west:
// gemm_mem
module gemm_mem(
  input wire clk,
  input wire rst,
  input wire out_rdy,
  input wire v0__read_req_rdy,
  input wire [31:0] v0__read_resp,
  input wire v0__read_resp_vld,
  input wire v0__write_completion_vld,
  input wire v0__write_req_rdy,
  input wire [31:0] v0_in,
  input wire v0_in_vld,
  input wire v1__read_req_rdy,
  input wire [31:0] v1__read_resp,
  input wire v1__read_resp_vld,
  input wire v1__write_completion_vld,
  input wire v1__write_req_rdy,
  input wire [31:0] v1_in,
  input wire v1_in_vld,
  input wire [31:0] C_rd_data,
  output wire [31:0] out,
  output wire out_vld,
  output wire [3:0] v0__read_req,
  output wire v0__read_req_vld,
  output wire v0__read_resp_rdy,
  output wire v0__write_completion_rdy,
  output wire [35:0] v0__write_req,
  output wire v0__write_req_vld,
  output wire v0_in_rdy,
  output wire [3:0] v1__read_req,
  output wire v1__read_req_vld,
  output wire v1__read_resp_rdy,
  output wire v1__write_completion_rdy,
  output wire [35:0] v1__write_req,
  output wire v1__write_req_vld,
  output wire v1_in_rdy,
  output wire [3:0] C_rd_addr,
  output wire C_rd_en,
  output wire [3:0] C_wr_addr,
  output wire [31:0] C_wr_data,
  output wire C_wr_en
);
make LEC_CHECK=0 ABC_AREA=1 CAP_MARGIN=20 CORE_MARGIN=2 CORE_UTILIZATION=72 PLACE_DENSITY=0.79 SLEW_MARGIN=20 finish   # period 6.25 ns
run.sh (not shown) runs the stock make flow with config.mk's settings and CLKGATE_MAP_FILE=.
Stage in which a tool error killed west: 5_1_grt.
> inputs changed (west -> middle)
Settings: a deleted PLACE_DENSITY that had been 0.79; a change of CORE_UTILIZATION from 72 to 27; a deleted ABC_AREA that had been 1; a change of the clock period (ns, I/O delays scaled along) from 6.25 to 7.78.
## What came out
Taking west as 1.0, middle lands at 1.11 on CTS buffer count.
From west to middle the numbers moved as follows: number of different library cells in the post-synthesis netlist went up; and-or/or-and share of the synthesized area down 1.0 points.
Diff west -> middle: post-synthesis chip area from yosys lost 4.5%; count of instantiated cells in the yosys netlist moved down; die area moved up.
middle finished all stages; the layout is clean.

gemm_mem again, from the RTL that the note above started with.
make LEC_CHECK=0 ABC_AREA=1 CAP_MARGIN=20 CORE_MARGIN=2 CORE_UTILIZATION=72 CTS_CLUSTER_DIAMETER=160 CTS_CLUSTER_SIZE=95 SETUP_SLACK_MARGIN=-0.54 SLEW_MARGIN=20 finish   # period 5.41 ns
The baseline stopped in global routing on GRT-0232.
==> next run, changes <==
==> flow/config.mk (replaced) <==
export PLATFORM = sky130hd
export DESIGN_NAME = gemm_mem
export DESIGN_NICKNAME = gemm_mem
export VERILOG_FILES = /design/flow/design.v
export SDC_FILE = /design/flow/constraint.sdc
export NUM_CORES = 4
export LEC_CHECK = 0
export CAP_MARGIN = 20
export CORE_MARGIN = 2
export CORE_UTILIZATION = 44
export SLEW_MARGIN = 20
==> flow/constraint.sdc (replaced) <==
create_clock -name core_clock -period 5.35 [get_ports {clk}]
set_input_delay 1.0700 -clock core_clock [delete_from_list [all_inputs] [get_ports {clk}]]
set_output_delay 1.0700 -clock core_clock [all_outputs]
set_load 0.01 [all_outputs]
What happened: This time the run reached the layout checks and failed them: negative setup slack; synthesized cell count came out lower by 19%; die size came out higher by 55%; area after synthesis came out lower by 4.5%.

## harbor
Starting RTL as in the previous note.
Settings: LEC_CHECK=0, CAP_MARGIN=20, CORE_MARGIN=2, CORE_UTILIZATION=58, SETUP_SLACK_MARGIN=1.33, SLEW_MARGIN=20; clock period 7.32 ns.
harbor ran to completion and came out clean on the timing, design-rule and antenna checks.
[inputs] sierra vs harbor
- SETUP_SLACK_MARGIN removed (was 1.33)
- CORE_UTILIZATION changed from 58 to 11
- the clock period (ns, I/O delays scaled along) changed from 7.32 to 9.85
### Flow results
| shortest period the worst path allows | lower: harbor |
Row power: sierra lower / harbor higher
sierra: total met3 wirelength after detailed routing lower than harbor
Re worst-margin pin slew: sierra and harbor aren't equal, and the higher value belongs to harbor.
NOTE met2 routed wirelength harbor->sierra increased by more than 10%
Of sierra and harbor, it is sierra that has the lower flip-flop and latch area.
Density: sierra sparser than harbor
sierra -> harbor: proportion of synthesized chip area in sequential cells flat
Setup slack: sierra more than harbor
Between sierra and harbor, the DRC violation total after the first TritonRoute iteration is lower for sierra.
[inputs] ember vs sierra
- CORE_UTILIZATION now 40, was 11
- the clock period (ns, I/O delays scaled along) now 9.0, was 9.85
### Flow results
Compared to sierra, ember has cell count 2555 lower. Between ember and sierra, the difference in number of nets at the end of the flow is negligible. Number of sinks on the clock net essentially unchanged between ember and sierra. Any difference in overall via count from detail_route between sierra and ember is small enough to ignore.
Inputs modified between ember and onyx:
- MIN_ROUTING_LAYER now met2, previously not set
- CELL_PAD_IN_SITES_GLOBAL_PLACEMENT now 1, previously not set
- CORE_UTILIZATION now 67, was 40
- CELL_PAD_IN_SITES_DETAIL_PLACEMENT now 2, previously not set
- ABC_AREA now 0, previously not set
- CAP_MARGIN now 5, was 20
- CORE_MARGIN now 5, was 2
- CTS_CLUSTER_DIAMETER now 345, previously not set
- SETUP_SLACK_MARGIN now -0.45, previously not set
- GPL_ROUTABILITY_DRIVEN now 1, previously not set
- TNS_END_PERCENT now 95, previously not set
- SLEW_MARGIN now 0, was 20
[summary]
Status: onyx FAILED at 3_3_place_gp (tool error). Cmp onyx vs ember: horizontal extent of the die lower in onyx. Per the comparison of onyx with ember, share of async-settable or async-resettable flops after synthesis has remained practically unchanged; placeable core area lower; fraction of the mapped netlist area in simple logic gates held steady; synthesized cell count essentially unchanged; area enclosed by the die boundary decreased about 36%. On post-synthesis average cell area, ember tracks onyx almost exactly. onyx against ember; standard-cell row count is down by more than 10%.
Power figures rest on the tool's default switching activity, not on a simulated workload.
